==> try-quartz <==
## main
module main(
    input clk,
    input rst,
    input btnl,
	 input btnd,
	 input btnr,
	 input btnp,
	 input [3:0] speed,
    output [7:0] led,
	 output [6:0] seg,
	 output [3:0] an
    );
make LEC_CHECK=0 ABC_AREA=1 CAP_MARGIN=20 CELL_PAD_IN_SITES_GLOBAL_PLACEMENT=1 CORE_ASPECT_RATIO=0.55 CORE_MARGIN=7 CORE_UTILIZATION=32 CTS_CLUSTER_DIAMETER=77 GPL_ROUTABILITY_DRIVEN=0 GPL_TIMING_DRIVEN=0 HOLD_SLACK_MARGIN=0.24 SETUP_SLACK_MARGIN=-0.24 SLEW_MARGIN=25 TNS_END_PERCENT=100 finish   # period 5.89 ns
run.sh (not shown) runs the stock make flow with config.mk's settings and CLKGATE_MAP_FILE=.
==> try-lagoon (differences from try-quartz) <==
ABC_AREA = 0   (was 1)
CAP_MARGIN = 30   (was 20)
CELL_PAD_IN_SITES_GLOBAL_PLACEMENT = 0   (was 1)
CORE_MARGIN = 2   (was 7)
CORE_UTILIZATION = 58   (was 32)
CTS_CLUSTER_DIAMETER = default   (was 77)
CTS_CLUSTER_SIZE = 15   (was default)
GPL_ROUTABILITY_DRIVEN = default   (was 0)
GPL_TIMING_DRIVEN = default   (was 0)
HOLD_SLACK_MARGIN = default   (was 0.24)
MAX_ROUTING_LAYER = met4   (was default)
SETUP_SLACK_MARGIN = default   (was -0.24)
SLEW_MARGIN = 0   (was 25)
TNS_END_PERCENT = default   (was 100)
==> flow/constraint.sdc (replaced) <==
create_clock -name core_clock -period 2.36 [get_ports {clk}]
set_input_delay 0.4720 -clock core_clock [delete_from_list [all_inputs] [get_ports {clk}]]
set_output_delay 0.4720 -clock core_clock [all_outputs]
set_load 0.01 [all_outputs]
==> try-yarrow (differences from try-quartz) <==
ABC_AREA = default   (was 1)
CELL_PAD_IN_SITES_DETAIL_PLACEMENT = 1   (was default)
CELL_PAD_IN_SITES_GLOBAL_PLACEMENT = default   (was 1)
CORE_ASPECT_RATIO = 0.51   (was 0.55)
CORE_MARGIN = 6   (was 7)
CORE_UTILIZATION = 40   (was 32)
CTS_CLUSTER_DIAMETER = default   (was 77)
CTS_CLUSTER_SIZE = 82   (was default)
GPL_ROUTABILITY_DRIVEN = default   (was 0)
GPL_TIMING_DRIVEN = default   (was 0)
HOLD_SLACK_MARGIN = default   (was 0.24)
SETUP_SLACK_MARGIN = default   (was -0.24)
SLEW_MARGIN = 20   (was 25)
TNS_END_PERCENT = 40   (was 100)
==> flow/constraint.sdc (replaced) <==
create_clock -name core_clock -period 10.0 [get_ports {clk}]
set_input_delay 2.0000 -clock core_clock [delete_from_list [all_inputs] [get_ports {clk}]]
set_output_delay 2.0000 -clock core_clock [all_outputs]
set_load 0.01 [all_outputs]
==> try-onyx (differences from try-quartz) <==
CELL_PAD_IN_SITES_GLOBAL_PLACEMENT = default   (was 1)
CORE_ASPECT_RATIO = default   (was 0.55)
CORE_MARGIN = 2   (was 7)
CORE_UTILIZATION = 72   (was 32)
CTS_CLUSTER_DIAMETER = 366   (was 77)
CTS_CLUSTER_SIZE = 10   (was default)
GPL_ROUTABILITY_DRIVEN = default   (was 0)
GPL_TIMING_DRIVEN = default   (was 0)
HOLD_SLACK_MARGIN = default   (was 0.24)
PLACE_DENSITY_LB_ADDON = 0.0   (was default)
SETUP_SLACK_MARGIN = 0.7   (was -0.24)
SLEW_MARGIN = 20   (was 25)
TNS_END_PERCENT = default   (was 100)
==> flow/constraint.sdc (replaced) <==
create_clock -name core_clock -period 2.37 [get_ports {clk}]
set_input_delay 0.4740 -clock core_clock [delete_from_list [all_inputs] [get_ports {clk}]]
set_output_delay 0.4740 -clock core_clock [all_outputs]
set_load 0.01 [all_outputs]
==> qor summary <==
| item | try-onyx | try-yarrow | try-quartz | try-lagoon |
|---|---|---|---|---|
| Category of the worst setup path launch point | flop | primary input | flop | flop |
| Area of the core region | 12000 um2 | 20500 um2 | 26700 um2 | 14200 um2 |
| Cell depth of the worst flop-to-flop path | 12 | 8 | 14 | 10 |
| Slowest cell on crit path | sky130_fd_sc_hd__dfxtp_4 | sky130_fd_sc_hd__or2_2 | sky130_fd_sc_hd__clkdlybuf4s50_1 | sky130_fd_sc_hd__dfxtp_4 |
| Length of routed wiring on met1 | 7490 um | 8380 um | 10500 um | 8810 um |
| Yosys cell types | 47 | 61 | 47 | 61 |
| Yosys top cell area share | 45.7% | 47.2% | 45.7% | 47.2% |
| Mean instance size in the synthesized netlist | 7.52 um2 | 9.05 um2 | 7.52 um2 | 9.05 um2 |
| Flip-flop and latch power | 3.43 mW | 0.813 mW | 1.38 mW | 3.44 mW |
| Combinational cell fraction of total power | 2.3% | 1.7% | 2.4% | 2.0% |
| Place WS | 494 ps | 5820 ps | 3290 ps | -73.3 ps |
| Post-placement cell count | 1332 | 1215 | 1566 | 1152 |
| Vertical die size | 115 um | 116 um | 137 um | 93.9 um |
| Clock network fraction of design power | 46.3% | 50.7% | 48.1% | 43.9% |
| Leak | 4.03 nW | 3.54 nW | 3.96 nW | 3.59 nW |
| Multi-input gate area in the final layout | 4210 um2 | 4240 um2 | 4030 um2 | 4270 um2 |
| Half-perimeter wire length of the detailed placement result | 10600 um | 12500 um | 12800 um | 11800 um |
| Setup Buffers After CTS | 12 | 0 | 0 | 0 |
| Status | finished clean | finished clean | finished clean | finished clean |

========
==> job 7315: inputs <==
main again, from the RTL that the note above started with.
export LEC_CHECK = 0
export ABC_AREA = 1
export CAP_MARGIN = 20
export CELL_PAD_IN_SITES_DETAIL_PLACEMENT = 0
export CELL_PAD_IN_SITES_GLOBAL_PLACEMENT = 3
export CORE_MARGIN = 6
export CORE_UTILIZATION = 42
export GPL_TIMING_DRIVEN = 1
export MIN_ROUTING_LAYER = met1
export PLACE_DENSITY_LB_ADDON = 0.08
export SETUP_SLACK_MARGIN = 0.25
export SLEW_MARGIN = 0
export TNS_END_PERCENT = 50
create_clock -name core_clock -period 6.71 [get_ports {clk}]
==> job 6832: changes against job 7315 <==
==> flow/config.mk (replaced) <==
export PLATFORM = sky130hd
export DESIGN_NAME = main
export DESIGN_NICKNAME = main
export VERILOG_FILES = /design/flow/design.v
export SDC_FILE = /design/flow/constraint.sdc
export NUM_CORES = 4
export LEC_CHECK = 0
export CAP_MARGIN = 20
export CELL_PAD_IN_SITES_GLOBAL_PLACEMENT = 2
export CORE_ASPECT_RATIO = 1.02
export CORE_MARGIN = 2
export CORE_UTILIZATION = 56
export CTS_CLUSTER_DIAMETER = 386
export CTS_CLUSTER_SIZE = 62
export PLACE_DENSITY = 0.35
export SETUP_SLACK_MARGIN = -0.89
export SLEW_MARGIN = 20
==> flow/constraint.sdc (replaced) <==
create_clock -name core_clock -period 10.0 [get_ports {clk}]
set_input_delay 2.0000 -clock core_clock [delete_from_list [all_inputs] [get_ports {clk}]]
set_output_delay 2.0000 -clock core_clock [all_outputs]
set_load 0.01 [all_outputs]
==> qor summary <==
Adder and majority gate portion of the synthesized area: job 7315 4.91%; job 6832 5.08%
Netlist cell types: job 7315 47; job 6832 61
Area of the synthesized netlist per yosys stat: job 7315 8810 µm²; job 6832 8520 µm²
MUX share of area: job 7315 0%; job 6832 0.485%
Run status: job 7315 aborted with a tool error; job 6832 aborted with a tool error
Stage where the flow stopped: job 7315 3_1_place_gp_skip_io; job 6832 3_1_place_gp_skip_io
Simple Share, Synth: job 7315 28.9%; job 6832 24.6%
Average footprint of a synthesized cell: job 7315 7.52 µm²; job 6832 9.05 µm²
Compound-Gate Fraction of Synth Area: job 7315 9.46%; job 6832 9.03%
Area of the die: job 7315 24600 µm²; job 6832 16200 µm²
Cell count in the Yosys report: job 7315 1172; job 6832 942
Cell count after synthesis: job 7315 1172; job 6832 942
Core outline area: job 7315 20400 µm²; job 6832 14900 µm²
Cell with the most instances after synthesis: job 7315 nand2_1; job 6832 dfxtp_1
Row Count: job 7315 52; job 6832 45

========
==> inputs of job 6167 <==
main again, from the RTL that the note above started with.
Settings: LEC_CHECK=0, CAP_MARGIN=20, CORE_MARGIN=2, CORE_UTILIZATION=11, SLEW_MARGIN=20; clock period 13.5 ns.
==> job 678: changes against job 6167 <==
Settings changed: CORE_UTILIZATION 11 to 72, SETUP_SLACK_MARGIN set to -0.19.
==> flow/constraint.sdc (replaced) <==
create_clock -name core_clock -period 2.34 [get_ports {clk}]
set_input_delay 0.4680 -clock core_clock [delete_from_list [all_inputs] [get_ports {clk}]]
set_output_delay 0.4680 -clock core_clock [all_outputs]
set_load 0.01 [all_outputs]
==> job 3861: changes against job 6167 <==
Settings changed: CORE_UTILIZATION 11 to 72, CTS_CLUSTER_DIAMETER set to 210, PLACE_DENSITY_LB_ADDON set to 0.27, SETUP_SLACK_MARGIN set to 0.2.
==> flow/constraint.sdc (replaced) <==
create_clock -name core_clock -period 2.34 [get_ports {clk}]
set_input_delay 0.4680 -clock core_clock [delete_from_list [all_inputs] [get_ports {clk}]]
set_output_delay 0.4680 -clock core_clock [all_outputs]
set_load 0.01 [all_outputs]
==> results.json <==
{
  "status": "no timing/DRC/antenna violations",
  "fin_total_pwr_mw": 1.25,
  "final_period_minus_worst_setup_slack_ns": 4.76,
  "dominant_power_group": "the clock network",
  "floorplan.core_util_pct": 11.1,
  "grt.total_usage_pct": 4.20,
  "worst_hold_path.endpoint": "five_hundred_coin.signal_sync_1"
}
-- figures above: job 6167

==> results.json <==
{
  "so_faults": "setup timing",
  "status": "failed layout checks",
  "dominant_power_group": "sequential cells",
  "report.final.setup_viol": 6,
  "timing.final.ws_setup_ns": -0.0641
}
-- figures above: job 678

==> results.json <==
{
  "dominant_power_group": "sequential cells",
  "fin_total_pwr_mw": 7.01,
  "status": "no timing/DRC/antenna violations",
  "floorplan.core_util_pct": 74.3
}
-- figures above: job 3861


========
==> run Y: inputs <==
Starting RTL as in the previous note.
clock: 2.79 ns
lec_check: 0
abc_area: 0
cap_margin: 20
cell_pad_in_sites_detail_placement: 1
cell_pad_in_sites_global_placement: 3
core_aspect_ratio: 0.55
core_margin: 5
core_utilization: 16
cts_cluster_size: 16
gpl_routability_driven: 0
gpl_timing_driven: 0
max_routing_layer: met4
min_routing_layer: met1
place_density_lb_addon: 0.07
slew_margin: 0
==> run C (differences from run Y) <==
ABC_AREA = default   (was 0)
CELL_PAD_IN_SITES_DETAIL_PLACEMENT = default   (was 1)
CELL_PAD_IN_SITES_GLOBAL_PLACEMENT = default   (was 3)
CORE_ASPECT_RATIO = default   (was 0.55)
CORE_MARGIN = 2   (was 5)
CORE_UTILIZATION = 72   (was 16)
CTS_CLUSTER_DIAMETER = 210   (was default)
CTS_CLUSTER_SIZE = default   (was 16)
GPL_ROUTABILITY_DRIVEN = default   (was 0)
GPL_TIMING_DRIVEN = default   (was 0)
MAX_ROUTING_LAYER = default   (was met4)
MIN_ROUTING_LAYER = default   (was met1)
PLACE_DENSITY = 0.35   (was default)
PLACE_DENSITY_LB_ADDON = default   (was 0.07)
SETUP_SLACK_MARGIN = 0.67   (was default)
SLEW_MARGIN = 20   (was 0)
==> flow/constraint.sdc (replaced) <==
create_clock -name core_clock -period 2.34 [get_ports {clk}]
set_input_delay 0.4680 -clock core_clock [delete_from_list [all_inputs] [get_ports {clk}]]
set_output_delay 0.4680 -clock core_clock [all_outputs]
set_load 0.01 [all_outputs]
==> run D (differences from run Y) <==
ABC_AREA = default   (was 0)
CELL_PAD_IN_SITES_GLOBAL_PLACEMENT = default   (was 3)
CORE_ASPECT_RATIO = 0.51   (was 0.55)
CORE_UTILIZATION = 40   (was 16)
CTS_CLUSTER_SIZE = default   (was 16)
GPL_ROUTABILITY_DRIVEN = default   (was 0)
GPL_TIMING_DRIVEN = default   (was 0)
MAX_ROUTING_LAYER = default   (was met4)
MIN_ROUTING_LAYER = default   (was met1)
PLACE_DENSITY_LB_ADDON = default   (was 0.07)
SLEW_MARGIN = 20   (was 0)
==> flow/constraint.sdc (replaced) <==
create_clock -name core_clock -period 10.0 [get_ports {clk}]
set_input_delay 2.0000 -clock core_clock [delete_from_list [all_inputs] [get_ports {clk}]]
set_output_delay 2.0000 -clock core_clock [all_outputs]
set_load 0.01 [all_outputs]
==> results.yml <==
# synthesis and place-and-route metrics
outcome:
  status: "no timing/DRC/antenna violations"
layout:
  logic_gates: 678
power:
  seq-power_uw: 813
clock_network:
  cts_resized: 0
critical_path:
  crit_path_end: "temp.clk_dev.contador[5]"
(the above is from run D)
==> results.yml <==
# synthesis and place-and-route metrics
critical_path:
  crit_path_end: "comparador.ok"
sta:
  setup_viol: 5
  setup_ws_ns: -0.1259
outcome:
  status: "failed layout checks"
  so_faults: "setup timing"
layout:
  logic_gates: 679
(the above is from run C)
==> results.yml <==
# synthesis and place-and-route metrics
outcome:
  status: "no timing/DRC/antenna violations"
yosys:
  largest_area_cell: "dfxtp_1"
clock_network:
  cts_resized: 2
layout:
  logic_gates: 678
route:
  vias_per_cell: 3.759
power:
  seq-power_mw: 2.92
critical_path:
  crit_path_end: "comparador.cambio[3]"
(the above is from run Y)

========
==> job 6503: inputs <==
Starting RTL as in the previous note.
clock: 2.29 ns
lec_check: 0
abc_area: 1
cap_margin: 20
core_margin: 2
core_utilization: 72
cts_cluster_size: 90
place_density_lb_addon: 0.08
setup_slack_margin: 0.6
slew_margin: 20
==> job 6752 (differences from job 6503) <==
ABC_AREA = 0   (was 1)
CAP_MARGIN = 30   (was 20)
CELL_PAD_IN_SITES_GLOBAL_PLACEMENT = 0   (was not set)
CORE_ASPECT_RATIO = 0.55   (was not set)
CORE_UTILIZATION = 57   (was 72)
CTS_CLUSTER_SIZE = not set   (was 90)
MAX_ROUTING_LAYER = met4   (was not set)
PLACE_DENSITY_LB_ADDON = 0.09   (was 0.08)
SETUP_SLACK_MARGIN = 0.89   (was 0.6)
SLEW_MARGIN = 0   (was 20)
==> flow/constraint.sdc (replaced) <==
create_clock -name core_clock -period 3.03 [get_ports {clk}]
set_input_delay 0.6060 -clock core_clock [delete_from_list [all_inputs] [get_ports {clk}]]
set_output_delay 0.6060 -clock core_clock [all_outputs]
set_load 0.01 [all_outputs]
==> job 9049 (differences from job 6503) <==
ABC_AREA = not set   (was 1)
CELL_PAD_IN_SITES_GLOBAL_PLACEMENT = 2   (was not set)
CORE_UTILIZATION = 58   (was 72)
CTS_CLUSTER_DIAMETER = 272   (was not set)
CTS_CLUSTER_SIZE = 27   (was 90)
MAX_ROUTING_LAYER = met5   (was not set)
MIN_ROUTING_LAYER = met1   (was not set)
PLACE_DENSITY_LB_ADDON = 0.12   (was 0.08)
SETUP_SLACK_MARGIN = 0.14   (was 0.6)
SLEW_MARGIN = 0   (was 20)
==> flow/constraint.sdc (replaced) <==
create_clock -name core_clock -period 4.22 [get_ports {clk}]
set_input_delay 0.8440 -clock core_clock [delete_from_list [all_inputs] [get_ports {clk}]]
set_output_delay 0.8440 -clock core_clock [all_outputs]
set_load 0.01 [all_outputs]
==> job 1850 (differences from job 6503) <==
ABC_AREA = not set   (was 1)
CTS_CLUSTER_DIAMETER = 210   (was not set)
CTS_CLUSTER_SIZE = 14   (was 90)
HOLD_SLACK_MARGIN = 0.29   (was not set)
PLACE_DENSITY_LB_ADDON = 0.27   (was 0.08)
SETUP_SLACK_MARGIN = 0.4   (was 0.6)
==> flow/constraint.sdc (replaced) <==
create_clock -name core_clock -period 2.34 [get_ports {clk}]
set_input_delay 0.4680 -clock core_clock [delete_from_list [all_inputs] [get_ports {clk}]]
set_output_delay 0.4680 -clock core_clock [all_outputs]
set_load 0.01 [all_outputs]
==> notes <==
Job 1850 ran to the end with no violations. Job 6503 produced a clean layout. Job 6752 finished with timing, DRC and antenna clean. Job 9049 ended with an error in global placement without I/O (FLW-0024).
Sequential share of layout area, lowest first: job 6503, job 6752, job 1850.
The highest combinational power belongs to job 6503, the lowest to job 6752.
Wire length, lowest first: job 6752, job 6503, job 1850.
Worst setup slack: job 6752 > job 6503 > job 1850.
The lowest maximum frequency belongs to job 1850, the highest to job 6503.
Between job 1850 and job 6503, the lower clock power is in job 1850 (gap 21%, measured against job 6503).
==> figures <==
quantity                                                             job 1850                      job 9049              job 6503              job 6752
Outcome                                                        finished clean                did not finish        finished clean        finished clean
Last stage reached                                                          -  global placement without I/O                     -                     -
I/O pin count                                                              29                             -                    29                    29
Peak supply drop                                                     0.717 mV                             -              0.676 mV              0.366 mV
Max Freq                                                            0.440 GHz                             -             0.518 GHz             0.441 GHz
Global-route wire length before repair                               28900 µm                             -              28400 µm              28900 µm
Destination of the critical timing path                  comparador.cambio[1]                             -  comparador.cambio[0]  comparador.cambio[0]
Power dissipated by switching net loads                             0.00130 W                             -             0.00146 W             0.00101 W
Final setup vio count                                                       0                             -                     0                     0
Setup crit start kind                                                    flop                             -                  flop                  flop
Slowest stage cell on the critical path                               dfxtp_4                             -               dfxtp_4               dfxtp_4
Final critical path time including I/O delays and setup               2.27 ns                             -               1.93 ns               2.27 ns
# DRC                                                                       0                             -                     0                     0
Number of placed instances, taps included                                1095                             -                  1333                  1134
Power figures rest on the tool's default switching activity, not on a simulated workload.
